### design.v
module converter_ascii_number (
	input [7:0] ascii_in,
	output[7:0] number_out);
	assign number_out = ascii_in;
endmodule
module operator_converter (
	input [7:0] in,
	output [7:0] out
);
localparam ADD = 0,
			SUB = 1,
			MULT = 2,
			DIV = 3;
assign out = (in == 8'd20) ? ADD : (in == 8'd21) ? SUB : (in == 8'd22) ? MULT : DIV;
endmodule
module convert_to_number
(
	input [7:0] num0,
	input [7:0] num1,
	input [7:0] num2,
	input [1:0] mode,
	output reg [7:0] out
);
always @(*) begin
	if (mode == 2'd0) begin
		out = num0;
	end
	else if (mode == 2'd1) begin
		out = num0*10 + num1;
	end
	else begin
		out = num0*100 + num1*10 + num2;
	end
end
endmodule
module divider (
	input clk,
	output rfd,
	input [7:0] dividend,
	input [7:0] divisor,
	output [7:0] quotient,
	output [7:0] fractional
);
	assign rfd = 1'b1;
	assign quotient = (divisor == 8'd0) ? 8'hFF : dividend / divisor;
	assign fractional = (divisor == 8'd0) ? dividend : dividend % divisor;
endmodule
module stack #(parameter size = 100)(
	input rst,
	input clk,
	input [7:0] data_in,
	input push_en,
	input pop_en,
	output [7:0] data_out,
	output is_empty	
);
	reg [7: 0] mem[size-1:0];
	reg[7:0] sp;
	always @(posedge clk) begin : proc_push
		if (rst)
			sp <= 0;
		else begin
			if (push_en) begin
				mem[sp] <= data_in;
				sp <= sp + 1;
			end
			if (pop_en) begin
					sp <= sp - 1'd1;
			end
		end
	end
	assign is_empty = (sp == 0);
	assign data_out = is_empty ? 8'd0 : mem[sp-1];
endmodule
module datapath (
	input clk,
	input rst,
	input num0_en,
	input num1_en,
	input num2_en,
	input index_cnt,
	input sel,
	input [1:0] mode,
	input operand_push,
	input operand_pop,
	input operator_push,
	input operator_pop,
	input num_clr,
	input result_en,
	input op1_en,
	input op2_en,
	input operator_en,
	output is_operand,
	output is_operator,
	output is_lt,
	output is_empty,
	output is_hash,
	output [7:0] data_out,
	output [7:0] rm,
	output rfd,
	output is_div,
	output op_is_empty,
	input [7:0] rom_data_in,
	output [6:0] rom_addr
);
localparam ADD = 0,
			SUB = 1,
			MULT = 2,
			DIV = 3;
wire [7:0] rom_data;
wire [7:0] converted_operator;
wire [7:0] converted_asci;
wire [7:0] convereted_decimal;
wire [7:0] top_operator;
wire [7:0] top_operand;
wire [7:0] operand_data_in;
wire [7:0] operator_data_in;
wire [7:0] divider_out, fractional;
wire operand_empty;
reg [7:0] num0, num1, num2;
reg [6:0] rom_index;
reg [7:0] result;
reg [7:0] op1, op2;
reg [7:0] operator;
assign rm = op2;
assign op_is_empty = is_empty;
assign rom_data = rom_data_in;
assign rom_addr = rom_index;
converter_ascii_number ascii_converter(rom_data, converted_asci);
convert_to_number decimal_converter(num0, num1, num2, mode, convereted_decimal);
operator_converter operator_converter(rom_data, converted_operator);
stack operands(.rst(rst), .clk(clk), .data_in(operand_data_in), .push_en(operand_push), .pop_en(operand_pop), .data_out(top_operand), .is_empty(operand_empty));
stack operators(.rst(rst), .clk(clk), .data_in(converted_operator), .push_en(operator_push), .pop_en(operator_pop), .data_out(top_operator), .is_empty(is_empty));
divider divider (
	.clk(clk),  
	.rfd(rfd),  
	.dividend(op1),  
	.divisor(op2),  
	.quotient(divider_out),  
	.fractional(fractional)
);  
assign is_div = top_operator == DIV;
assign data_out = top_operand;
assign operand_data_in = sel ? result : convereted_decimal;
assign is_operand = (rom_data >= 0 && rom_data < 10) ? 1 : 0;
assign is_operator = (rom_data >= 20 && rom_data <= 30) ? 1 : 0;
assign is_hash = rom_data == 8'd10;
assign is_lt = is_empty? 0: (converted_operator==ADD && (top_operator==SUB || top_operator==MULT || top_operator==DIV))
 		|| (converted_operator==SUB && (top_operator==MULT || top_operator==DIV)) 
		|| (converted_operator==DIV && (top_operator==MULT || top_operator==DIV));
always @(posedge clk) begin
	if (rst || num_clr) begin
		num0 <= 0;
		num1 <= 0;
		num2 <= 0;
	end
	else if (num0_en)
		num0 <= rom_data;
	else if (num1_en)
		num1 <= rom_data;
	else if (num2_en)
		num2 <= rom_data;
end
always @(posedge clk) begin
	if (rst) begin
		op1 <= 0;
		op2 <= 0;
	end
	else if (op1_en)
		op1 <= top_operand;
	else if (op2_en)
		op2 <= top_operand; 
end
always @(posedge clk) begin
	if (rst)
		operator <= 0;
	else if (operator_en)
		operator <= top_operator;
end
always @(posedge clk) begin
	if (rst)
		rom_index <= 0;
	else if (index_cnt)
		rom_index <= rom_index + 1;
end
always @(*) begin
	result = 0;
	begin
		if (operator == ADD) result = op1 + op2;
		else if (operator == SUB) result = op1 - op2;
		else if (operator == MULT) result = op1 * op2;
		else if (operator == DIV) result = divider_out;
	end
end
endmodule
module controller(
	input clk,
	input rst,
	input start,
	input is_operand,
	input is_operator,
	input is_lt,
	input is_empty,
	input is_hash,
	input is_div,
	input op_is_empty,
	output reg num0_en,
	output reg num1_en,
	output reg num2_en,
	output reg index_cnt,
	output reg sel,
	output reg operand_push,
	output reg operator_push,
	output reg operand_pop,
	output reg operator_pop,
	output reg num_clr,
	output reg result_en,
	output reg op1_en,
	output reg op2_en,
	output reg operator_en,
	output [1:0] mode,
	output reg done,
	output reg [4:0] ps
);
reg [4:0] ns, div_count;
reg [1:0] count;
assign mode = count-1;
always @(*) begin
	ns = 5'd0;
	case (ps)
		5'd0: if(start) ns = 1;
			else ns = 0;
		5'd1: if(is_operand) ns = 2;
			  else if(is_hash) ns = 9;
		5'd3: if(is_operator && is_lt==0) ns = 8;
				else if(is_operator && is_lt) ns = 17;
				else if (is_operand) ns=2;
			  else if(is_hash) ns = 9;
		5'd8: ns = 1;
		5'd10: if(op_is_empty) ns = 16;
				else ns = 11;
		5'd14: if(is_div &&  div_count<15 ) ns = 5'd14;
				else ns = 5'd15;
		5'd15: if(op_is_empty) ns = 16;
				else ns = 10;
		5'd16: ns = 16;
		5'd22: if(div_count<15 && is_div) ns = 5'd22;
				else ns = 5'd23;
		5'd24: ns = 1;
		default: ns = ps + 1;
	endcase
end
always @(posedge clk) begin
	if (rst) begin
		ps <= 5'd0;
		div_count <= 0;
	end
	else begin
		ps <= ns;
		if (ps==10)
			div_count <= 0;
		if (is_div && ps>10)
			div_count <= div_count + 1;
		if (ps==2)
			count <= count + 1;
		if (ps==1) begin
			count <= 0;
		end
	end
end
always @(*) begin
	num0_en = 0;
	num1_en = 0;
	num2_en = 0;
	index_cnt = 0;
	sel = 0;
	operand_push = 0;
	operator_push = 0;
	operand_pop = 0;
	operator_pop = 0;
	num_clr = 0;
	result_en = 0;
	op1_en = 0;
	op2_en = 0;
	operator_en = 0;
	done = 0;
	case (ps)
		5'd1:begin
			num_clr = 1;
		end
		5'd2: begin
			if (count==0)
				num0_en = 1;
			else if(count==1)
				num1_en = 1;
			else if (count==2)
				num2_en = 1;
			index_cnt = 1;
		end
		5'd8: begin
			operand_push = 1;
			operator_push = 1;
			index_cnt = 1;
		end
		5'd9: begin
			operand_push = 1;
		end
		5'd10: begin
			op2_en = 1;
			operator_en = 1;
		end
		5'd11: begin
			operand_pop = 1;
		end
		5'd12: begin
			op1_en = 1;
		end
		5'd13: begin
			operand_pop = 1;
		end
		5'd15: begin
			result_en = 1;
			operator_pop = 1;
			sel = 1;
			operand_push = 1;
		end
		5'd16: begin
			done = 1;
		end
		5'd17: begin
			operand_push = 1;
		end
		5'd18: begin
			op2_en = 1;
			operator_en = 1;
		end
		5'd19: begin
			operand_pop = 1;
		end
		5'd20: begin
			op1_en = 1;
		end
		5'd21: begin
			operand_pop = 1;
		end
		5'd23: begin
			operator_pop = 1;
			result_en = 1;
		end
		5'd24: begin
			sel = 1;
			operand_push = 1;
			operator_push = 1;
			index_cnt = 1;
		end
		default:
			sel = 0;
	endcase
end
endmodule
module calculator
(	
	input clk, 
	input rst,
	input start,
	input [7:0] rom_data,
	output [6:0] rom_addr,
	output done,
	output [7:0] result
);
wire is_operand, is_operator, is_lt, is_empty, is_hash,
	num0_en, num1_en, num2_en, index_cnt, sel, operand_push, operator_push,
	operand_pop, operator_pop, num_clr, result_en, op1_en, op2_en, operator_en, rfd, is_div, op_is_empty;
wire [1:0] mode;
wire [7:0] data_out, inx;
wire [4:0] ps;
controller ctrl(clk, rst, start, is_operand, is_operator, is_lt, is_empty, is_hash, is_div, op_is_empty,
				num0_en, num1_en, num2_en, index_cnt, sel, operand_push, operator_push,
				operand_pop, operator_pop, num_clr, result_en, op1_en, op2_en,
				operator_en, mode, done, ps);
datapath dp(clk, rst, num0_en, num1_en, num2_en, index_cnt, sel, mode, operand_push,
			operand_pop, operator_push, operator_pop, num_clr, result_en, op1_en,
			op2_en, operator_en, is_operand, is_operator, is_lt, is_empty, is_hash, data_out, inx, rfd, is_div, op_is_empty,
			rom_data, rom_addr);
assign result = data_out;
endmodule
### run.sh
#!/bin/bash
# the make line also repeats each setting of config.mk as NAME=value (left out here)
make -C /OpenROAD-flow-scripts/flow DESIGN_CONFIG=/design/flow/config.mk WORK_HOME=/design/flow/orfs CLKGATE_MAP_FILE= finish
### config.mk
export PLATFORM = sky130hd
export DESIGN_NAME = calculator
export DESIGN_NICKNAME = calculator
export VERILOG_FILES = /design/flow/design.v
export SDC_FILE = /design/flow/constraint.sdc
export NUM_CORES = 4
export LEC_CHECK = 0
export CAP_MARGIN = 20
export CORE_MARGIN = 2
export CORE_UTILIZATION = 72
export PLACE_DENSITY_LB_ADDON = 0.2
export SLEW_MARGIN = 20
### constraint.sdc
create_clock -name core_clock -period 10.6 [get_ports {clk}]
set_input_delay 2.1200 -clock core_clock [delete_from_list [all_inputs] [get_ports {clk}]]
set_output_delay 2.1200 -clock core_clock [all_outputs]
set_load 0.01 [all_outputs]
==> impl_metrics.yaml, run 1 <==
# physical design summary
route:
  antenna_left: 0
  wirelength_mm: 131
  vias: 28500
  drt_iter0_markers: 4556
  wire_per_inst_um: 33.6
  via_per_inst: 7.28
  drc: 0
  firstDrtPassIters: 8
global_routing:
  grt_pass1_wl_mm: 191
  grt_max_degree: 104
  grt_pass1_vias: 29000
  grt_overflow: 0
  grt_antenna_before_repair: 5
  grt_usage_pct: 39.1
logic_synthesis:
  ys_warn_count: 4
  synthTopLogicFamily: "multiplexers"
  ys_async_sr_fraction_pct: 0
  synth.distinct_cells: 80
  ys_cells: 2760
  ys_sh_aoi_pct: 3.54
  ys_chip_area_mm2: 0.0475
  syn_area_mm2: 0.0475
  synth_cells: 2760
  top_cell_area_share_pct: 63.4
  syn-mean-instance-area_um2: 17.2
  synth_top_cell_by_count: "edfxtp_1"
  adder_share_pct: 4.35
  ys_ff: 1077
  area_leaders: "edfxtp_1 63%, mux4_2 14%, ha_1 3.3%"
  synth_top_cell_by_area: "edfxtp_1"
  ff_type: "edfxtp_1"
  syn_nets: 2921
  muxShareOfSynthArea_pct: 16.2
  xor_share_pct: 1.64
  top_cells_by_count: "1002 x edfxtp_1, 302 x mux4_2, 284 x nor2_1"
  ys_sh_simple_pct: 5.73
  ys_seq_share_pct: 66.6
  synth-edff-count: 1002
clock_network:
  cts_root_buf: "clkbuf_16"
  cts_tree: "yes"
  holdBufCountCts: 0
  cts.path.max_buffers: 3
  cts.htree.levels: 3
  cts_buffers: 103
  clk_latency_ns: 0.70
  cts_sinks: 1077
  clkTransAtPathRegs_ns: 0.06
floorplanning:
  chipArea_mm2: 0.0680
  num_rows: 94
  fp.dieH_um: 261
  die_width_um: 261
  fp_util_pct: 72.4
  coreArea_mm2: 0.0655
  boundaryPins: 27
final_timing:
  worstMarginPinSlew_ns: 1.26
  setup_violations: 100
  finalCriticalPeriod_ns: 11.27
  hold_viol: 0
  slew_violations: 0
  clock.fmax_ghz: 0.0888
  slew_headroom_pct: 15.6
  period_used_pct: 106
  fin_ws_ns: -0.667
  tns_ns: -62.42
  rsz0062_at_grt: "true"
  fin_skew_ns: 0.0585
critical_path:
  end_kind: "flip-flop"
  worst-path-buf-inv: 6
  cp.arrival_ns: 11.69
  crit_family: "AND-OR/OR-AND gates"
  r2r-start: "dp.op2[4]"
  crit_top_cell: "o21a_1"
  reg2reg_depth: 59
  critical_path.endpoint: "dp.operands.mem[87][0]"
  max_stage_delay_ns: 0.41
  r2r_end: "dp.operands.mem[87][0]"
  crit_cells: 59
  cp_data_required_time_ns: 11.02
  start_kind: "flip-flop"
  startpoint: "dp.op2[4]"
  cp_max_fo: 11
  critical_path.slowest_cell: "nor4_4"
  rrSetupSlack_ns: -0.67
  path_class: "reg -> reg"
cells_and_area:
  stdcell_area_mm2: 0.0539
  final_nets: 3127
  syn_to_final_growth_pct: 13.5
job:
  tool_warnings: 72
  drv_cap: 0
outcome:
  so.violations: "setup timing"
  run_status: "failed layout checks"
hold_path:
  hold_path.class: "reg -> reg"
  whs_path_depth: 2
  min_to: "dp.num2[4]"
  min_from: "dp.num2[4]"
place:
  dp.final_hpwl_mm: 68.3
  numPortBuffers: 26
  place_congestion: 0.885
  dpl-instance-area_mm2: 0.0494
==> area by class of cell <==
type                            count  area (um^2)
Sequential cell                  1077        31600
Multi-Input combinational cell   1458        15400
Fill cell                        2902        11600
Clock buffer                      132         2770
Timing Repair Buffer              241         2200
Tap cell                          864         1080
Clock inverter                     58          504
Inverter                           85          319
Antenna cell                        2         5.00
==> metrics by stage <==
stage,hold slack [ns],utilization (%),setup slack [ns],std cells
after CTS,0.507,81.5,-0.486,3889
after floorplan,0.454,-,-0.637,2760
after global routing,0.551,82.2,-1.20,3915
final,0.508,82.3,-0.667,3917
after global placement,0.477,75.3,-0.199,3627
after detailed placement,0.493,75.4,-0.644,3627
==> routing by layer <==
metal	vias up	GRT usage [%]	share of wire, %
met2	2368	65.3	50
met3	571	8.28	11
met4	8	20.3	6.9
met5	-	0.214	0.038
li1	11300	-	-
met1	14300	48.8	32
==> repair_timing <==
item                                    in CTS  in global routing
pin swaps                                    2                 20
cloned                                       6                  4
gates resized                               18                 27
buffers inserted                            66                 20
endpoints found under the setup margin     100                200
==> run 2, diff against run 1 <==
Settings changed: CORE_UTILIZATION 72 to 21, PLACE_DENSITY_LB_ADDON 0.2 to default.
Clock period 10.6 ns to 14.0 ns, I/O delays scaled along.
==> run 2 against run 1 <==
Effect of this change:
- the run now finishes clean
- flip-flop count is the same
- area after synthesis unchanged
- global-route usage down 30 points
- fmax down 12%
- critical path depth down 4
- sequential share of layout area decreased by 1.3 points
- register-to-register slack improved by 1.8 ns
- setup slack gained 1.8 ns
- design area is 2.2% higher
- critical endpoint is now dp.operands.mem[90][0]
- largest cell class unchanged
==> impl_metrics.yaml, run 2 <==
# physical design summary
outcome:
  run_status: "finished clean"
final_timing:
  worstMarginPinSlew_ns: 1.17
  slew_headroom_pct: 21.2
  fin_skew_ns: 0.0772
  rsz0062_at_grt: "false"
  hold_viol: 0
  setup_violations: 0
  slew_violations: 0
  fin_ws_ns: 1.15
  tns_ns: 0
  period_used_pct: 91.8
  clock.fmax_ghz: 0.0778
  finalCriticalPeriod_ns: 12.85
logic_synthesis:
  syn_nets: 2921
  ys_seq_share_pct: 66.6
  ys_async_sr_fraction_pct: 0
  area_leaders: "edfxtp_1 63%, mux4_2 14%, ha_1 3.3%"
  synth.distinct_cells: 80
  top_cell_area_share_pct: 63.4
  ys_warn_count: 4
  synth-edff-count: 1002
  adder_share_pct: 4.35
  ys_sh_simple_pct: 5.73
  ys_sh_aoi_pct: 3.54
  synth_cells: 2760
  top_cells_by_count: "1002 x edfxtp_1, 302 x mux4_2, 284 x nor2_1"
  ys_ff: 1077
  ff_type: "edfxtp_1"
  synth_top_cell_by_count: "edfxtp_1"
  muxShareOfSynthArea_pct: 16.2
  syn-mean-instance-area_um2: 17.2
  xor_share_pct: 1.64
  ys_chip_area_mm2: 0.0475
  synth_top_cell_by_area: "edfxtp_1"
  ys_cells: 2760
  synthTopLogicFamily: "multiplexers"
  syn_area_mm2: 0.0475
hold_path:
  min_to: "dp.num2[3]"
  whs_path_depth: 2
  min_from: "dp.num2[3]"
  hold_path.class: "reg -> reg"
floorplanning:
  fp.dieH_um: 479
  chipArea_mm2: 0.230
  coreArea_mm2: 0.225
  boundaryPins: 27
  fp_util_pct: 21.1
  num_rows: 174
  die_width_um: 479
critical_path:
  crit_family: "AND-OR/OR-AND gates"
  startpoint: "dp.op2[7]"
  crit_cells: 55
  r2r-start: "dp.op2[7]"
  end_kind: "flip-flop"
  cp_max_fo: 100
  cp_data_required_time_ns: 14.28
  cp.arrival_ns: 13.13
  start_kind: "flip-flop"
  r2r_end: "dp.operands.mem[90][0]"
  critical_path.slowest_cell: "nor4_2"
  rrSetupSlack_ns: 1.15
  reg2reg_depth: 55
  crit_top_cell: "o21a_1"
  max_stage_delay_ns: 0.58
  critical_path.endpoint: "dp.operands.mem[90][0]"
  path_class: "reg -> reg"
  worst-path-buf-inv: 2
job:
  drv_cap: 0
  tool_warnings: 62
place:
  dpl-instance-area_mm2: 0.0517
  numPortBuffers: 26
  dp.final_hpwl_mm: 68.1
  place_congestion: 0.804
  dpl_worst_slack_ns: 0.486
cells_and_area:
  syn_to_final_growth_pct: 16.0
  final_nets: 2999
  stdcell_area_mm2: 0.0551
  utilization_pct: 24.5
global_routing:
  met2_usage_pct: 15.2
  top_usage_layer: "met2"
  grt_antenna_before_repair: 3
  grt_usage_pct: 9.35
  grt_pass1_vias: 25500
  grt_max_degree: 104
  grtUsageMet3_pct: 2.04
  grt_overflow: 0
  grt_pass1_wl_mm: 165
  grtUsageMet1_pct: 12.2
route:
  antenna_left: 0
  wirelength_mm: 109
  wire_per_inst_um: 18.5
  vias: 24900
  drt_iter0_markers: 2311
  diodes: 0
  drc: 0
  via_per_inst: 4.20
  firstDrtPassIters: 7
clock_network:
  cts.htree.levels: 3
  clkTransAtPathRegs_ns: 0.07
  cts_buffers: 103
  cts_root_buf: "clkbuf_16"
  cts_tree: "yes"
  cts.path.max_buffers: 3
  clk_latency_ns: 0.74
  cts_sinks: 1077
run 2: cell type report:
cell class / instances / area, um^2
fill: 22900 / 170000
multi-input combinational: 1458 / 15100
timing repair buffer: 113 / 940
clock inverter: 59 / 536
tap: 2992 / 3740
sequential: 1077 / 31600
clock buffer: 132 / 2770
inverter: 85 / 319
run 2: metal layers:
metal,vias to the layer above,share of wire (%)
met2,707,48
met1,12900,43
met5,-,0
met3,158,6.3
met4,0,3.3
li1,11100,-
run 2: per-stage QoR:
stage	std cells	hold slack, ns
6_report	5916	0.502
5_1_grt	5916	0.547
4_1_cts	5913	0.507
3_5_place_dp	5722	0.492
3_3_place_gp	5722	0.470
2_1_floorplan	2760	0.454
run 2: repair_timing:
item | in CTS | in global routing
endpoints found under the setup margin | 0 | 100
hold buffers | 0 | 0
setup buffers | 0 | 2
gates resized | 0 | 3
==> run 3, diff against run 2 <==
Settings changed: CORE_UTILIZATION 21 to 70, CTS_CLUSTER_SIZE from default to 40, PLACE_DENSITY from default to 0.35, SETUP_SLACK_MARGIN from default to 1.91, TNS_END_PERCENT from default to 35.
Clock period 14.0 ns to 6.5 ns, I/O delays scaled along.
==> run 3 against run 2 <==
Effect of this change:
- the layout now fails its checks (setup timing)
- core utilization is 57 points higher
- wire length rose by 25%
- setup slack worse by 5.5 ns
- critical path depth grew 3
- clock-buffer cell count is the same
- first-iteration DRC count is 77% higher
- final cell count shrank 33%
- fmax up 19%
- synthesized cell count unchanged
- highest routed layer is now met5
==> impl_metrics.yaml, run 3 <==
# physical design summary
global_routing:
  top_usage_layer: "met2"
  grt_overflow: 0
  grt_max_degree: 101
  grt_antenna_before_repair: 11
  grtUsageMet1_pct: 49.0
  met2_usage_pct: 59.8
  grt_pass1_wl_mm: 186
  grtUsageMet3_pct: 6.25
  grt_pass1_vias: 28400
  grt_usage_pct: 36.5
critical_path:
  crit_family: "AND-OR/OR-AND gates"
  reg2reg_depth: 58
  crit_cells: 58
  end_kind: "flip-flop"
  critical_path.endpoint: "dp.operands.mem[69][0]"
  critical_path.slowest_cell: "nor4_4"
  cp_max_fo: 7
  rrSetupSlack_ns: -4.32
  max_stage_delay_ns: 0.35
  r2r_end: "dp.operands.mem[69][0]"
  path_class: "reg -> reg"
  worst-path-buf-inv: 7
  start_kind: "flip-flop"
  crit_top_cell: "o21a_1"
  cp_data_required_time_ns: 6.94
  cp.arrival_ns: 11.27
  r2r-start: "dp.op2[6]"
  startpoint: "dp.op2[6]"
logic_synthesis:
  muxShareOfSynthArea_pct: 16.2
  ff_type: "edfxtp_1"
  syn_area_mm2: 0.0475
  top_cells_by_count: "1002 x edfxtp_1, 302 x mux4_2, 284 x nor2_1"
  ys_warn_count: 4
  synth_top_cell_by_count: "edfxtp_1"
  syn-mean-instance-area_um2: 17.2
  ys_cells: 2760
  ys_chip_area_mm2: 0.0475
  ys_sh_aoi_pct: 3.54
  ys_ff: 1077
  synth.distinct_cells: 80
  syn_nets: 2921
  synth_cells: 2760
  ys_seq_share_pct: 66.6
  ys_async_sr_fraction_pct: 0
  ys_sh_simple_pct: 5.73
  top_cell_area_share_pct: 63.4
  xor_share_pct: 1.64
  synthTopLogicFamily: "multiplexers"
  adder_share_pct: 4.35
  synth-edff-count: 1002
  area_leaders: "edfxtp_1 63%, mux4_2 14%, ha_1 3.3%"
  synth_top_cell_by_area: "edfxtp_1"
final_timing:
  fin_ws_ns: -4.32
  slew_violations: 0
  worstMarginPinSlew_ns: 1.26
  fin_skew_ns: 0.0886
  rsz0062_at_grt: "true"
  hold_viol: 0
  setup_violations: 403
  period_used_pct: 167
  clock.fmax_ghz: 0.0924
  slew_headroom_pct: 15.6
  finalCriticalPeriod_ns: 10.82
place:
  numPortBuffers: 26
  dpl-instance-area_mm2: 0.0500
  place_inst: 3685
  dp.final_hpwl_mm: 67.7
  place_congestion: 0.889
cells_and_area:
  final_nets: 3172
  stdcell_area_mm2: 0.0548
  syn_to_final_growth_pct: 15.5
  utilization_pct: 81.6
  layout.cells.non_filler: 3976
clock_network:
  cts.path.max_buffers: 3
  cts_sinks: 1077
  clkTransAtPathRegs_ns: 0.06
  cts.htree.levels: 3
  cts_buffers: 103
  clk_latency_ns: 0.73
  cts_root_buf: "clkbuf_16"
  cts_tree: "yes"
  holdBufCountCts: 0
outcome:
  run_status: "failed layout checks"
  so.violations: "setup timing"
hold_path:
  whs_path_depth: 2
  min_from: "dp.num2[4]"
  min_to: "dp.num2[4]"
  hold_path.class: "reg -> reg"
floorplanning:
  fp.dieH_um: 264
  coreArea_mm2: 0.0672
  fp_util_pct: 70.7
  chipArea_mm2: 0.0699
  boundaryPins: 27
  die_width_um: 264
  num_rows: 95
job:
  tool_warnings: 61
  drv_cap: 0
route:
  drt_iter0_markers: 4085
  firstDrtPassIters: 7
  wire_per_inst_um: 34.3
  wirelength_mm: 137
  vias: 28800
  via_per_inst: 7.24
  antenna_left: 0
  drc: 0
[run 3: cell type report]
cell class	instances	area [um^2]
multi-input combinational	1458	15500
fill	3060	12300
timing repair buffer	286	3100
antenna	6	15.0
tap	873	1090
clock buffer	132	2710
clock inverter	59	527
inverter	85	319
sequential	1077	31600
[run 3: layer usage]
metal,wire length [um],share of wire (%)
met4,9260,6.8
met5,58,0.042
met3,16100,12
met2,66400,49
met1,44700,33
[run 3: what timing repair did]
item | in CTS | in global routing
buffers inserted | 45 | 21
setup endpoints to repair | 808 | 776
pin swaps | 27 | 14
resized | 36 | 25
cloned | 12 | 14
[run 3: through the flow]
| stage | worst slack [ns] | TNS [ns] | hold WS (ns) |
|---|---|---|---|
| floorplan | -4.74 | -2057.02 | 0.454 |
| global placement | -4.15 | -889.55 | 0.473 |
| detailed placement | -4.56 | -1039.25 | 0.490 |
| CTS | -4.17 | -916.92 | 0.504 |
| global route | -4.82 | -1119.24 | 0.527 |
| finish | -4.32 | -968.67 | 0.497 |
==> run 4, diff against run 3 <==
Settings changed: CTS_CLUSTER_DIAMETER from default to 344, CTS_CLUSTER_SIZE 40 to 20, PLACE_DENSITY 0.35 to default, PLACE_DENSITY_LB_ADDON from default to 0.01, SETUP_SLACK_MARGIN 1.91 to -0.36, SLEW_MARGIN 20 to 40, TNS_END_PERCENT 35 to default.
==> run 4 against run 3 <==
Effect of this change:
- still fails the layout checks on setup timing
- first-iteration DRC count decreased by 24%
- clock-buffer cell count decreased by 53
- worst hold slack improved by 0.0050 ns
- non-clock buffer count decreased by 70
- core utilization decreased by 4.0 points
- global-route usage decreased by 3.8 points
- area after synthesis unchanged
- setup slack got worse by 0.29 ns
- highest routed layer is now met4
==> impl_metrics.yaml, run 4 <==
# physical design summary
logic_synthesis:
  syn-mean-instance-area_um2: 17.2
  synth_top_cell_by_area: "edfxtp_1"
  ys_chip_area_mm2: 0.0475
  top_cells_by_count: "1002 x edfxtp_1, 302 x mux4_2, 284 x nor2_1"
  ys_seq_share_pct: 66.6
  synth.distinct_cells: 80
  ys_warn_count: 4
  ys_ff: 1077
  area_leaders: "edfxtp_1 63%, mux4_2 14%, ha_1 3.3%"
  adder_share_pct: 4.35
  synth-edff-count: 1002
  synth_top_cell_by_count: "edfxtp_1"
  ys_sh_simple_pct: 5.73
  muxShareOfSynthArea_pct: 16.2
  ys_async_sr_fraction_pct: 0
  ys_cells: 2760
  ff_type: "edfxtp_1"
  top_cell_area_share_pct: 63.4
  xor_share_pct: 1.64
  ys_sh_aoi_pct: 3.54
  syn_area_mm2: 0.0475
  synthTopLogicFamily: "multiplexers"
  syn_nets: 2921
  synth_cells: 2760
place:
  numPortBuffers: 26
  place_inst: 3691
  place_congestion: 0.896
  dp.final_hpwl_mm: 68.2
floorplanning:
  num_rows: 95
  chipArea_mm2: 0.0699
  fp_util_pct: 70.7
  boundaryPins: 27
  die_width_um: 264
  coreArea_mm2: 0.0672
  fp.dieH_um: 264
route:
  drt_iter0_markers: 3090
  wirelength_mm: 111
  via_per_inst: 6.95
  drc: 0
  firstDrtPassIters: 6
  vias: 26300
  wire_per_inst_um: 29.4
  antenna_left: 0
outcome:
  so.violations: "setup timing"
  run_status: "failed layout checks"
clock_network:
  cts_tree: "yes"
  cts_buffers: 59
  cts.path.max_buffers: 3
  cts_sinks: 1077
  cts_root_buf: "clkbuf_16"
  clk_latency_ns: 0.67
  cts.htree.levels: 2
  holdBufCountCts: 0
  clkTransAtPathRegs_ns: 0.10
global_routing:
  grt_overflow: 0
  grt_max_degree: 101
  grt_antenna_before_repair: 2
  grt_pass1_vias: 27000
  grt_pass1_wl_mm: 170
  grt_usage_pct: 32.7
job:
  tool_warnings: 58
  drv_cap: 0
critical_path:
  critical_path.slowest_cell: "nor4_4"
  path_class: "reg -> reg"
  r2r_end: "dp.operands.mem[99][0]"
  crit_top_cell: "o21a_1"
  crit_cells: 54
  end_kind: "flip-flop"
  rrSetupSlack_ns: -4.62
  start_kind: "flip-flop"
  r2r-start: "dp.op2[6]"
  reg2reg_depth: 54
  startpoint: "dp.op2[6]"
  cp_max_fo: 27
  worst-path-buf-inv: 7
  crit_family: "AND-OR/OR-AND gates"
  cp.arrival_ns: 11.49
  max_stage_delay_ns: 0.41
  cp_data_required_time_ns: 6.88
  critical_path.endpoint: "dp.operands.mem[99][0]"
hold_path:
  min_to: "dp.num2[4]"
  min_from: "dp.num2[4]"
  hold_path.class: "reg -> reg"
  whs_path_depth: 2
cells_and_area:
  layout.cells.non_filler: 3793
  syn_to_final_growth_pct: 9.80
  final_nets: 3058
  fill_cells: 3606
final_timing:
  hold_viol: 0
  fin_hold_ws_ns: 0.502
  fin_skew_ns: 0.0583
  slew_violations: 0
  rsz0062_at_grt: "true"
  fin_ws_ns: -4.62
  slew_headroom_pct: 41.1
  finalCriticalPeriod_ns: 11.12
  period_used_pct: 171
  worstMarginPinSlew_ns: 0.881
  clock.fmax_ghz: 0.0899
  setup_violations: 400
  tns_ns: -1017.61
run 4: stage by stage:
step | area (um^2) | utilization (%) | setup WS [ns]
6_report | 52100 | 77.6 | -4.62
3_5_place_dp | 50100 | 74.7 | -4.64
3_3_place_gp | 49900 | 74.4 | -4.16
2_1_floorplan | 47600 | - | -4.74
4_1_cts | 51900 | 77.3 | -4.32
5_1_grt | 52100 | 77.6 | -5.02
run 4: timing repair:
item,4_1_cts,5_1_grt
pin swaps,12,14
gates cloned,1,0
endpoints found under the setup margin,400,400
buffers inserted,13,5
resized,11,13
run 4: metal layers:
layer	up-vias	global-route usage [%]	routed length (um)
li1	11100	-	-
met1	13500	45.3	41700
met2	1479	55.3	56900
met3	251	4.24	9120
met4	0	10.5	3760
met5	-	0	0
run 4: layout make-up:
class	instances	area (um^2)	area share, %
Sequential cell	1077	31600	60.6
Multi-Input combinational cell	1458	15500	29.8
Timing Repair Buffer	216	1970	3.78
Clock buffer	79	1550	2.98
Tap cell	873	1090	2.10
Inverter	85	319	0.612
Clock inverter	3	51.3	0.0984
Antenna cell	2	5.00	0.00960
==> run 5, diff against run 4 <==
Settings changed: ABC_AREA from default to 1, CAP_MARGIN 20 to 10, CELL_PAD_IN_SITES_DETAIL_PLACEMENT from default to 0, CORE_UTILIZATION 70 to 40, CTS_CLUSTER_DIAMETER 344 to default, CTS_CLUSTER_SIZE 20 to 18, GPL_ROUTABILITY_DRIVEN from default to 0, GPL_TIMING_DRIVEN from default to 0, PLACE_DENSITY_LB_ADDON 0.01 to default, SETUP_SLACK_MARGIN -0.36 to -0.37, SLEW_MARGIN 40 to 35.
Clock period 6.5 ns to 11.7 ns, I/O delays scaled along.
==> run 5 against run 4 <==
Effect of this change:
- wire length rose by 51%
- final cell count increased by 71%
- first-iteration DRC count is 75% higher
- via count is 42% higher
- non-clock buffer count increased by 112
- flip-flop count unchanged
- the run now finishes clean
- global-route usage down 6.7 points
- worst hold slack got worse by 0.032 ns
- sequential share of layout area is 4.4 points lower
==> impl_metrics.yaml, run 5 <==
# physical design summary
logic_synthesis:
  ys_async_sr_fraction_pct: 0
  ys_chip_area_mm2: 0.0495
  area_leaders: "edfxtp_1 61%, nand2_1 7.7%, nand3_1 5.1%"
  synth-edff-count: 1002
  syn_area_mm2: 0.0495
  syn-mean-instance-area_um2: 10.8
  ff_type: "edfxtp_1"
  ys_seq_share_pct: 63.8
  synth.distinct_cells: 64
  synth_top_cell_by_count: "nand2_1"
  xor_share_pct: 1.46
  muxShareOfSynthArea_pct: 0
  syn_nets: 4732
  synth_cells: 4571
  synth_top_cell_by_area: "edfxtp_1"
  top_cells_by_count: "1019 x nand2_1, 1002 x edfxtp_1, 501 x nand3_1"
  top_cell_area_share_pct: 60.8
  ys_warn_count: 4
  ys_sh_simple_pct: 17.1
  ys_ff: 1077
  synthTopLogicFamily: "simple AND/OR/NAND/NOR gates"
  ys_sh_aoi_pct: 9.00
  adder_share_pct: 4.17
  ys_cells: 4571
critical_path:
  critical_path.endpoint: "dp.operands.mem[79][0]"
  crit_top_cell: "nand2_1"
  cp_data_required_time_ns: 12.26
  startpoint: "dp.op2[0]"
  crit_family: "simple AND/OR/NAND/NOR gates"
  path_class: "reg -> reg"
  cp_max_fo: 19
  worst-path-buf-inv: 11
  max_stage_delay_ns: 0.48
  reg2reg_depth: 73
  critical_path.slowest_cell: "dfxtp_4"
  start_kind: "flip-flop"
  cp.arrival_ns: 11.51
  rrSetupSlack_ns: 0.75
  r2r-start: "dp.op2[0]"
  end_kind: "flip-flop"
  r2r_end: "dp.operands.mem[79][0]"
  crit_cells: 73
route:
  drt_iter0_markers: 5420
  drc: 0
  wire_per_inst_um: 26.0
  vias: 37300
  wirelength_mm: 168
  antenna_left: 0
  firstDrtPassIters: 10
  via_per_inst: 5.77
final_timing:
  slew_headroom_pct: 27.1
  hold_viol: 0
  finalCriticalPeriod_ns: 10.95
  worstMarginPinSlew_ns: 1.09
  setup_violations: 0
  slew_violations: 0
  period_used_pct: 93.6
  clock.fmax_ghz: 0.0913
  fin_skew_ns: 0.0592
place:
  dp.final_hpwl_mm: 118
  numPortBuffers: 25
  place_inst: 6274
  dpl-instance-area_mm2: 0.0527
floorplanning:
  num_rows: 129
  chipArea_mm2: 0.127
  coreArea_mm2: 0.123
  die_width_um: 356
  fp_util_pct: 40.1
  boundaryPins: 27
  fp.dieH_um: 356
clock_network:
  cts_buffers: 107
  clk_latency_ns: 0.75
  cts_root_buf: "clkbuf_16"
  cts_tree: "yes"
  clkTransAtPathRegs_ns: 0.06
  cts.htree.levels: 3
  holdBufCountCts: 0
  cts_sinks: 1077
  cts.path.max_buffers: 3
cells_and_area:
  stdcell_area_mm2: 0.0562
  syn_to_final_growth_pct: 13.5
  final_nets: 4910
  layout.cells.non_filler: 6474
global_routing:
  grt_usage_pct: 26.0
  grt_pass1_vias: 34800
  grt_antenna_before_repair: 5
  grt_max_degree: 54
  grt_pass1_wl_mm: 239
  grt_overflow: 0
job:
  tool_warnings: 44
  drv_cap: 0
outcome:
  run_status: "finished clean"
hold_path:
  whs_path_depth: 2
  hold_path.class: "reg -> reg"
  min_from: "dp.num1[7]"
  min_to: "dp.num1[7]"
==> run 5: repair_timing <==
item	in CTS	in global routing
buffers inserted	0	4
endpoints found under the setup margin	0	100
gates resized	0	8
==> run 5: final cells by class <==
| class | instances | area (um^2) |
|---|---|---|
| Antenna cell | 2 | 5.00 |
| Buffer | 258 | 1310 |
| Clock buffer | 130 | 2810 |
| Clock inverter | 65 | 557 |
| Fill cell | 11500 | 67100 |
| Inverter | 238 | 916 |
| Multi-Input combinational cell | 2997 | 16000 |
| Sequential cell | 1077 | 31600 |
| Tap cell | 1637 | 2050 |
| Timing Repair Buffer | 70 | 953 |
==> run 5: stage by stage <==
stage	hold WS (ns)	setup TNS [ns]	setup slack, ns	util [%]
floorplan	0.436	0	0.780	-
global placement	0.461	-1660.43	-6.20	42.0
detailed placement	0.464	-0.985	-0.0550	42.7
CTS	0.472	-1.54	-0.0898	45.5
global route	0.505	-13.60	-0.373	45.6
finish	0.470	0	0.747	45.6
==> run 5: per-layer routing <==
metal  track usage (%)  routed length (um)
met4              13.6               10700
met3              6.86               18500
met5             0.189                  37
met1              33.8               64500
met2              39.9               74600
==> run 6, diff against run 5 <==
Settings changed: ABC_AREA 1 to default, CAP_MARGIN 10 to 20, CELL_PAD_IN_SITES_DETAIL_PLACEMENT 0 to default, CORE_UTILIZATION 40 to 72, CTS_CLUSTER_SIZE 18 to 10, GPL_ROUTABILITY_DRIVEN 0 to default, GPL_TIMING_DRIVEN 0 to default, SETUP_SLACK_MARGIN -0.37 to default, SLEW_MARGIN 35 to 20.
Clock period 11.7 ns to 8.09 ns, I/O delays scaled along.
==> run 6 against run 5 <==
Effect of this change:
- now fails the layout checks on setup timing
- critical endpoint is now dp.operands.mem[44][0]
- fmax down 0.59%
- die area down 46%
- flip-flop count unchanged
- non-clock buffer count down 30
- setup slack worse by 3.7 ns
- area after synthesis down 4.1%
- final cell count down 39%
- sequential share of layout area up 1.5 points
- worst hold slack better by 0.029 ns
- critical path type unchanged
- clock skew up 0.013 ns
- register-to-register slack worse by 3.7 ns
- wire length down 12%
==> impl_metrics.yaml, run 6 <==
# physical design summary
outcome:
  run_status: "failed layout checks"
  so.violations: "setup timing"
route:
  antenna_left: 0
  drt_iter0_markers: 5579
  wirelength_mm: 149
  drc: 0
  firstDrtPassIters: 9
  via_per_inst: 7.67
  wire_per_inst_um: 37.7
  vias: 30300
job:
  drv_cap: 0
  tool_warnings: 74
clock_network:
  holdBufCountCts: 0
  cts_tree: "yes"
  cts_root_buf: "clkbuf_16"
  clkTransAtPathRegs_ns: 0.06
  cts_sinks: 1077
  cts.htree.levels: 3
  cts_buffers: 119
  cts.path.max_buffers: 3
  clk_latency_ns: 0.72
place:
  numPortBuffers: 26
  place_inst: 3674
  dpl_worst_slack_ns: -3.10
  dp.final_hpwl_mm: 67.2
  place_congestion: 0.909
final_timing:
  slew_headroom_pct: 17.1
  slew_violations: 0
  fin_hold_ws_ns: 0.499
  fin_ws_ns: -2.93
  worstMarginPinSlew_ns: 1.24
  fin_skew_ns: 0.0720
  period_used_pct: 136
  setup_violations: 300
  hold_viol: 0
  finalCriticalPeriod_ns: 11.02
  rsz0062_at_grt: "true"
  clock.fmax_ghz: 0.0908
critical_path:
  critical_path.endpoint: "dp.operands.mem[44][0]"
  crit_top_cell: "o21a_1"
  cp_data_required_time_ns: 8.50
  max_stage_delay_ns: 0.35
  critical_path.slowest_cell: "nor4_4"
  startpoint: "dp.op2[6]"
  r2r_end: "dp.operands.mem[44][0]"
  start_kind: "flip-flop"
  crit_family: "AND-OR/OR-AND gates"
  path_class: "reg -> reg"
  crit_cells: 60
  rrSetupSlack_ns: -2.93
  cp_max_fo: 7
  worst-path-buf-inv: 11
  reg2reg_depth: 60
  cp.arrival_ns: 11.43
  r2r-start: "dp.op2[6]"
  end_kind: "flip-flop"
hold_path:
  min_to: "dp.num0[7]"
  whs_path_depth: 2
  hold_path.class: "reg -> reg"
  min_from: "dp.num0[7]"
cells_and_area:
  regArea_mm2: 0.0316
  logic_area_mm2: 0.0155
  layout.cells.non_filler: 3947
  fill_cells: 2751
  syn_to_final_growth_pct: 15.5
  final_nets: 3200
  utilization_pct: 83.6
logic_synthesis:
  synth.distinct_cells: 80
  ys_sh_aoi_pct: 3.54
  xor_share_pct: 1.64
  adder_share_pct: 4.35
  synthTopLogicFamily: "multiplexers"
  area_leaders: "edfxtp_1 63%, mux4_2 14%, ha_1 3.3%"
  syn-mean-instance-area_um2: 17.2
  ys_warn_count: 4
  muxShareOfSynthArea_pct: 16.2
  synth_cells: 2760
  ys_chip_area_mm2: 0.0475
  ff_type: "edfxtp_1"
  ys_cells: 2760
  syn_area_mm2: 0.0475
  ys_ff: 1077
  top_cells_by_count: "1002 x edfxtp_1, 302 x mux4_2, 284 x nor2_1"
  synth_top_cell_by_count: "edfxtp_1"
  synth_top_cell_by_area: "edfxtp_1"
  ys_async_sr_fraction_pct: 0
  top_cell_area_share_pct: 63.4
  ys_seq_share_pct: 66.6
  syn_nets: 2921
  synth-edff-count: 1002
  ys_sh_simple_pct: 5.73
global_routing:
  grt_pass1_vias: 29800
  grt_usage_pct: 42.9
  grt_overflow: 0
  grt_max_degree: 120
  grt_pass1_wl_mm: 207
  grt_antenna_before_repair: 13
floorplanning:
  fp_util_pct: 72.4
  chipArea_mm2: 0.0680
  fp.dieH_um: 261
  die_width_um: 261
  num_rows: 94
  coreArea_mm2: 0.0655
  boundaryPins: 27
## run 6: routing by layer
layer	share of wire (%)	up-vias	wire length (um)	global-route usage, %
met1	31	14700	46500	54.9
met5	0.081	-	121	0
met4	7.6	18	11300	22.4
met3	13	833	19800	10.7
li1	-	11400	-	-
met2	48	3277	71100	69.0
## run 6: cell type report
cell class | instances | area share, %
antenna | 4 | 0.0183
multi-input combinational | 1458 | 28.2
inverter | 85 | 0.582
sequential | 1077 | 57.7
tap | 864 | 1.97
clock inverter | 10 | 0.292
clock buffer | 151 | 5.71
timing repair buffer | 298 | 5.53
## run 6: timing repair
item,in CTS,in global routing
setup endpoints to repair,300,300
setup buffers,70,17
gates resized,42,32
pin swaps,19,42
gates cloned,14,6
## run 6: stage by stage
step           setup TNS [ns]  instance area (um^2)
5_1_grt               -651.05                 54800
4_1_cts               -438.70                 54300
6_report              -555.25                 54800
2_1_floorplan        -1016.84                 47600
3_3_place_gp          -404.83                 49800
3_5_place_dp          -553.14                 49900
==> run 7, diff against run 6 <==
Settings changed: CAP_MARGIN 20 to 10, CELL_PAD_IN_SITES_DETAIL_PLACEMENT from default to 1, CORE_UTILIZATION 72 to 40, CTS_CLUSTER_SIZE 10 to default, GPL_TIMING_DRIVEN from default to 0, SLEW_MARGIN 20 to 35.
Clock period 8.09 ns to 11.7 ns, I/O delays scaled along.
==> run 7 against run 6 <==
Effect of this change:
- the layout still fails its checks (setup timing)
- die area is 79% higher
- sequential share of layout area is 0.29 points lower
- flip-flop count is the same
- non-clock buffer count decreased by 27
- wire length shrank 14%
- clock skew decreased by 0.042 ns
- critical endpoint is now dp.operands.mem[92][0]
==> impl_metrics.yaml, run 7 <==
# physical design summary
logic_synthesis:
  synth_cells: 2760
  muxShareOfSynthArea_pct: 16.2
  top_cell_area_share_pct: 63.4
  syn_area_mm2: 0.0475
  ys_sh_simple_pct: 5.73
  ys_async_sr_fraction_pct: 0
  area_leaders: "edfxtp_1 63%, mux4_2 14%, ha_1 3.3%"
  ys_seq_share_pct: 66.6
  ys_cells: 2760
  adder_share_pct: 4.35
  syn-mean-instance-area_um2: 17.2
  synth_top_cell_by_area: "edfxtp_1"
  synth.distinct_cells: 80
  ys_chip_area_mm2: 0.0475
  syn_nets: 2921
  xor_share_pct: 1.64
  ys_sh_aoi_pct: 3.54
  ff_type: "edfxtp_1"
  ys_ff: 1077
  ys_warn_count: 4
  synthTopLogicFamily: "multiplexers"
  synth_top_cell_by_count: "edfxtp_1"
  top_cells_by_count: "1002 x edfxtp_1, 302 x mux4_2, 284 x nor2_1"
  synth-edff-count: 1002
route:
  antenna_left: 0
  drc: 0
  diodes: 0
  via_per_inst: 5.80
  vias: 26800
  drt_iter0_markers: 2543
  firstDrtPassIters: 5
  wirelength_mm: 128
  wire_per_inst_um: 27.6
critical_path:
  path_class: "reg -> reg"
  rrSetupSlack_ns: -0.11
  r2r-start: "dp.op2[7]"
  worst-path-buf-inv: 5
  critical_path.slowest_cell: "dfxtp_1"
  cp_max_fo: 9
  end_kind: "flip-flop"
  startpoint: "dp.op2[7]"
  cp_data_required_time_ns: 12.15
  crit_top_cell: "o21a_1"
  critical_path.endpoint: "dp.operands.mem[92][0]"
  crit_family: "AND-OR/OR-AND gates"
  reg2reg_depth: 59
  max_stage_delay_ns: 0.45
  r2r_end: "dp.operands.mem[92][0]"
  crit_cells: 59
  start_kind: "flip-flop"
  cp.arrival_ns: 12.26
global_routing:
  grt_overflow: 0
  grt_usage_pct: 20.8
  grt_pass1_vias: 28300
  grt_max_degree: 64
  grt_antenna_before_repair: 1
  grt_pass1_wl_mm: 189
clock_network:
  cts_tree: "yes"
  cts_root_buf: "clkbuf_16"
  cts_buffers: 106
  cts_sinks: 1077
  clkTransAtPathRegs_ns: 0.06
  cts.path.max_buffers: 3
  holdBufCountCts: 0
  clk_latency_ns: 0.71
  cts.htree.levels: 3
place:
  numPortBuffers: 25
  dpl_worst_slack_ns: -1.89
  place_congestion: 0.841
  dp.final_hpwl_mm: 87.0
final_timing:
  hold_viol: 0
  clock.fmax_ghz: 0.0847
  worstMarginPinSlew_ns: 0.980
  fin_skew_ns: 0.0305
  fin_ws_ns: -0.109
  slew_violations: 0
  rsz0062_at_grt: "true"
  tns_ns: -5.94
  setup_violations: 79
  finalCriticalPeriod_ns: 11.81
  period_used_pct: 101
  slew_headroom_pct: 34.2
floorplanning:
  num_rows: 126
  die_width_um: 348
  boundaryPins: 27
  fp.dieH_um: 348
  fp_util_pct: 40.2
  chipArea_mm2: 0.121
  coreArea_mm2: 0.118
hold_path:
  min_from: "dp.num0[7]"
  whs_path_depth: 2
  hold_path.class: "reg -> reg"
  min_to: "dp.num0[7]"
cells_and_area:
  final_nets: 3160
  syn_to_final_growth_pct: 16.0
  logic_area_mm2: 0.0155
  fill_cells: 11200
  regArea_mm2: 0.0316
job:
  tool_warnings: 46
  drv_cap: 0
outcome:
  run_status: "failed layout checks"
  so.violations: "setup timing"
## run 7: timing repair
item                       CTS  global route
pin swaps                    9            36
gates cloned                 0             6
resized                     22            48
setup endpoints to repair  200           100
setup buffers               16            33
## run 7: layer usage
metal,wire (um),vias to the layer above,track usage [%]
met5,0,-,0
met4,3090,0,5.40
met3,7160,201,2.72
met2,62700,867,34.4
met1,54700,14400,29.1
li1,-,11400,-
## run 7: cell type report
type | instances | area share (%)
Buffer | 140 | 1.20
Clock buffer | 129 | 5.09
Clock inverter | 67 | 1.38
Inverter | 85 | 0.593
Multi-Input combinational cell | 1458 | 28.2
Sequential cell | 1077 | 57.4
Tap cell | 1536 | 3.49
Timing Repair Buffer | 131 | 2.69
## run 7: stage by stage
step                      instance area [um^2]  hold slack (ns)  utilization [%]  cells
final                                    55100            0.509             46.7   4623
after global routing                     55100            0.545             46.7   4623
after CTS                                54400            0.508             46.1   4584
after detailed placement                 50700            0.494             43.0   4372
after global placement                   49700            0.478             42.1   4321
after floorplan                          47500            0.454                -   2760
==> run 8, diff against run 7 <==
Settings changed: CAP_MARGIN 10 to 35, CELL_PAD_IN_SITES_DETAIL_PLACEMENT 1 to default, CORE_ASPECT_RATIO from default to 0.89, CORE_UTILIZATION 40 to 72, CTS_CLUSTER_DIAMETER from default to 382, CTS_CLUSTER_SIZE from default to 18, GPL_TIMING_DRIVEN 0 to default, MAX_ROUTING_LAYER from default to met4, PLACE_DENSITY from default to 0.35, SETUP_SLACK_MARGIN from default to 1.9, SLEW_MARGIN 35 to 20.
Clock period 11.7 ns to 6.5 ns, I/O delays scaled along.
==> run 8 against run 7 <==
Effect of this change:
- still fails the layout checks on setup timing
- clock skew increased by 0.015 ns
- final cell count shrank 16%
- worst hold slack gained 0.0088 ns
- global-route usage increased by 19 points
- non-clock buffer count increased by 24
- die area decreased by 44%
- first-iteration DRC count grew 89%
- wire length is 6.8% higher
- synthesized cell count unchanged
- critical path type unchanged
- critical endpoint is now dp.operands.mem[57][0]
- highest routed layer unchanged
==> impl_metrics.yaml, run 8 <==
# physical design summary
outcome:
  run_status: "failed layout checks"
  so.violations: "setup timing"
critical_path:
  critical_path.endpoint: "dp.operands.mem[57][0]"
  end_kind: "flip-flop"
  critical_path.slowest_cell: "nor4_4"
  cp_data_required_time_ns: 6.93
  crit_cells: 61
  rrSetupSlack_ns: -4.31
  cp.arrival_ns: 11.24
  crit_top_cell: "o21a_1"
  r2r-start: "dp.op2[6]"
  path_class: "reg -> reg"
  startpoint: "dp.op2[6]"
  r2r_end: "dp.operands.mem[57][0]"
  max_stage_delay_ns: 0.35
  start_kind: "flip-flop"
  crit_family: "AND-OR/OR-AND gates"
  reg2reg_depth: 61
  cp_max_fo: 6
  worst-path-buf-inv: 7
clock_network:
  holdBufCountCts: 0
  clk_latency_ns: 0.68
  cts_root_buf: "clkbuf_16"
  cts.htree.levels: 3
  clkTransAtPathRegs_ns: 0.08
  cts_tree: "yes"
  cts_buffers: 69
  cts.path.max_buffers: 3
  cts_sinks: 1077
logic_synthesis:
  ys_cells: 2760
  synth_top_cell_by_area: "edfxtp_1"
  syn_nets: 2921
  ff_type: "edfxtp_1"
  ys_seq_share_pct: 66.6
  synth_cells: 2760
  synth_top_cell_by_count: "edfxtp_1"
  ys_sh_aoi_pct: 3.54
  synth.distinct_cells: 80
  top_cell_area_share_pct: 63.4
  synthTopLogicFamily: "multiplexers"
  syn-mean-instance-area_um2: 17.2
  ys_warn_count: 4
  muxShareOfSynthArea_pct: 16.2
  synth-edff-count: 1002
  top_cells_by_count: "1002 x edfxtp_1, 302 x mux4_2, 284 x nor2_1"
  ys_chip_area_mm2: 0.0475
  ys_sh_simple_pct: 5.73
  area_leaders: "edfxtp_1 63%, mux4_2 14%, ha_1 3.3%"
  ys_ff: 1077
  ys_async_sr_fraction_pct: 0
  adder_share_pct: 4.35
  syn_area_mm2: 0.0475
  xor_share_pct: 1.64
global_routing:
  grt_pass1_vias: 28400
  grt_pass1_wl_mm: 190
  grt_max_degree: 104
  grt_antenna_before_repair: 9
  grt_overflow: 0
  grt_usage_pct: 40.0
floorplanning:
  chipArea_mm2: 0.0680
  boundaryPins: 27
  num_rows: 88
  die_width_um: 276
  coreArea_mm2: 0.0650
  fp.dieH_um: 246
  fp_util_pct: 73.1
place:
  dp.final_hpwl_mm: 72.0
  place_congestion: 0.909
  dpl_worst_slack_ns: -4.53
  numPortBuffers: 26
  dpl-instance-area_mm2: 0.0501
  place_inst: 3686
final_timing:
  period_used_pct: 166
  fin_ws_ns: -4.31
  clock.fmax_ghz: 0.0925
  finalCriticalPeriod_ns: 10.81
  fin_skew_ns: 0.0454
  hold_viol: 0
  slew_headroom_pct: 19.6
  worstMarginPinSlew_ns: 1.19
  setup_violations: 408
  slew_violations: 0
  rsz0062_at_grt: "true"
route:
  drt_iter0_markers: 4815
  wirelength_mm: 136
  antenna_left: 0
  vias: 29000
  wire_per_inst_um: 35.1
  via_per_inst: 7.46
  drc: 0
  firstDrtPassIters: 14
cells_and_area:
  layout.cells.non_filler: 3883
  syn_to_final_growth_pct: 12.1
  final_nets: 3147
  fill_cells: 2942
  stdcell_area_mm2: 0.0532
job:
  drv_cap: 0
  tool_warnings: 63
hold_path:
  hold_path.class: "reg -> reg"
  whs_path_depth: 2
  min_to: "dp.rom_index[5]"
  min_from: "dp.rom_index[5]"
-- run 8: stage by stage --
step	utilization (%)	setup TNS, ns	hold slack, ns
after floorplan	-	-2057.02	0.454
after global placement	76.8	-922.95	0.474
after detailed placement	77.1	-1034.91	0.491
after CTS	80.7	-871.99	0.519
after global routing	81.9	-1126.58	0.538
final	81.9	-979.84	0.517
-- run 8: layout make-up --
type                            count  area, um^2  share of cell area, %
Tap cell                          855        1070                   2.01
Clock buffer                       93        1840                   3.45
Sequential cell                  1077       31600                   59.4
Timing Repair Buffer              295        2790                   5.25
Multi-Input combinational cell   1458       15400                   29.0
Clock inverter                      7         148                  0.278
Antenna cell                       13        32.5                 0.0611
Inverter                           85         319                  0.600
-- run 8: repair_timing --
| action | in CTS | in global routing |
|---|---|---|
| setup buffers | 29 | 14 |
| endpoints found under the hold margin | 0 | 0 |
| resized | 19 | 24 |
| pin swaps | 26 | 44 |
| gates cloned | 1 | 7 |
| endpoints found under the setup margin | 764 | 819 |
-- run 8: per-layer routing --
layer	vias up	share of wire, %	global-route usage [%]
met3	648	14	9.99
li1	11300	-	-
met2	2829	48	62.4
met4	0	6.5	16.2
met5	-	0	-
met1	14200	32	51.7
==> run 9, diff against run 8 <==
Settings changed: ABC_AREA from default to 0, CAP_MARGIN 35 to 10, CORE_ASPECT_RATIO 0.89 to default, CORE_UTILIZATION 72 to 53, CTS_CLUSTER_DIAMETER 382 to default, CTS_CLUSTER_SIZE 18 to default, GPL_TIMING_DRIVEN from default to 0, MAX_ROUTING_LAYER met4 to met5, MIN_ROUTING_LAYER from default to met2, PLACE_DENSITY 0.35 to 0.45, SETUP_SLACK_MARGIN 1.9 to 1.87.
Clock period 6.5 ns to 11.6 ns, I/O delays scaled along.
==> run 9 against run 8 <==
Effect of this change:
- the run now finishes clean
- critical path depth unchanged
- area after synthesis unchanged
- register-to-register slack improved by 4.6 ns
- synthesized cell count unchanged
==> impl_metrics.yaml, run 9 <==
# physical design summary
outcome:
  run_status: "finished clean"
global_routing:
  grt_antenna_before_repair: 0
  grt_pass1_vias: 39100
  grt_max_degree: 82
  grt_usage_pct: 39.4
  grt_overflow: 0
  grt_pass1_wl_mm: 179
route:
  via_per_inst: 8.02
  drt_iter0_markers: 6627
  firstDrtPassIters: 10
  wire_per_inst_um: 28.7
  antenna_left: 0
  vias: 34400
  wirelength_mm: 123
  drc: 0
final_timing:
  finalCriticalPeriod_ns: 11.35
  tns_ns: 0
  slew_violations: 0
  fin_skew_ns: 0.0469
  slew_headroom_pct: 17.6
  worstMarginPinSlew_ns: 1.24
  rsz0062_at_grt: "true"
  hold_viol: 0
  period_used_pct: 97.9
  setup_violations: 0
  clock.fmax_ghz: 0.0881
floorplanning:
  num_rows: 109
  die_width_um: 303
  coreArea_mm2: 0.0885
  boundaryPins: 27
  fp_util_pct: 53.6
  fp.dieH_um: 303
  chipArea_mm2: 0.0920
job:
  drv_cap: 0
  tool_warnings: 50
clock_network:
  cts_tree: "yes"
  cts_buffers: 110
  cts.path.max_buffers: 3
  cts.htree.levels: 3
  clk_latency_ns: 0.72
  cts_sinks: 1077
  cts_root_buf: "clkbuf_16"
  clkTransAtPathRegs_ns: 0.06
  holdBufCountCts: 0
critical_path:
  r2r_end: "dp.operands.mem[82][0]"
  crit_cells: 61
  crit_top_cell: "o21a_1"
  cp.arrival_ns: 11.80
  rrSetupSlack_ns: 0.25
  worst-path-buf-inv: 12
  start_kind: "flip-flop"
  startpoint: "dp.op2[6]"
  reg2reg_depth: 61
  cp_max_fo: 8
  cp_data_required_time_ns: 12.05
  critical_path.slowest_cell: "nor4_4"
  critical_path.endpoint: "dp.operands.mem[82][0]"
  path_class: "reg -> reg"
  max_stage_delay_ns: 0.38
  r2r-start: "dp.op2[6]"
  crit_family: "AND-OR/OR-AND gates"
  end_kind: "flip-flop"
logic_synthesis:
  top_cell_area_share_pct: 63.4
  muxShareOfSynthArea_pct: 16.2
  synth_top_cell_by_count: "edfxtp_1"
  ys_chip_area_mm2: 0.0475
  syn_area_mm2: 0.0475
  xor_share_pct: 1.64
  area_leaders: "edfxtp_1 63%, mux4_2 14%, ha_1 3.3%"
  synth_top_cell_by_area: "edfxtp_1"
  ys_async_sr_fraction_pct: 0
  synth_cells: 2760
  ff_type: "edfxtp_1"
  ys_warn_count: 4
  adder_share_pct: 4.35
  ys_sh_simple_pct: 5.73
  synth.distinct_cells: 80
  top_cells_by_count: "1002 x edfxtp_1, 302 x mux4_2, 284 x nor2_1"
  ys_ff: 1077
  syn-mean-instance-area_um2: 17.2
  ys_sh_aoi_pct: 3.54
  synthTopLogicFamily: "multiplexers"
  ys_seq_share_pct: 66.6
  synth-edff-count: 1002
  ys_cells: 2760
  syn_nets: 2921
cells_and_area:
  utilization_pct: 62.1
  layout.cells.non_filler: 4285
  final_nets: 3184
  regArea_mm2: 0.0316
  fill_cells: 6373
  logic_area_mm2: 0.0155
  syn_to_final_growth_pct: 15.8
place:
  place_congestion: 0.922
  place_inst: 3999
  numPortBuffers: 25
  dp.final_hpwl_mm: 81.4
hold_path:
  hold_path.class: "reg -> reg"
  min_from: "dp.num0[7]"
  min_to: "dp.num0[7]"
  whs_path_depth: 2
-- run 9: cell type report --
type / instances / area share, %
timing repair buffer: 151 / 3.39
clock buffer: 140 / 5.44
tap: 1165 / 2.65
multi-input combinational: 1458 / 28.2
antenna: 4 / 0.0182
inverter: 85 / 0.594
buffer: 140 / 1.27
sequential: 1077 / 57.5
clock inverter: 65 / 0.947
-- run 9: routing by layer --
| metal | track usage, % | vias to the layer above | wire length (um) | share of wire, % |
|---|---|---|---|---|
| li1 | - | 11400 | - | - |
| met4 | 8.93 | 39 | 8870 | 7.2 |
| met2 | 47.5 | 10100 | 62700 | 51 |
| met1 | - | 11900 | 0 | 0 |
| met5 | 11.5 | - | 1060 | 0.87 |
| met3 | 51.2 | 946 | 50300 | 41 |
-- run 9: stage by stage --
step | hold WS (ns) | instance area, um^2 | setup WS (ns)
6_report | 0.491 | 54900 | 0.249
5_1_grt | 0.539 | 54900 | -0.262
4_1_cts | 0.497 | 54600 | 0.419
3_5_place_dp | 0.486 | 50400 | -1.13
3_3_place_gp | 0.474 | 49300 | -5.68
2_1_floorplan | 0.454 | 47600 | 0.363
-- run 9: timing repair --
item                       in CTS  in global routing
resized                        50                 81
cloned                          6                  1
setup buffers                  49                 20
pin swaps                      45                 36
setup endpoints to repair     208                208
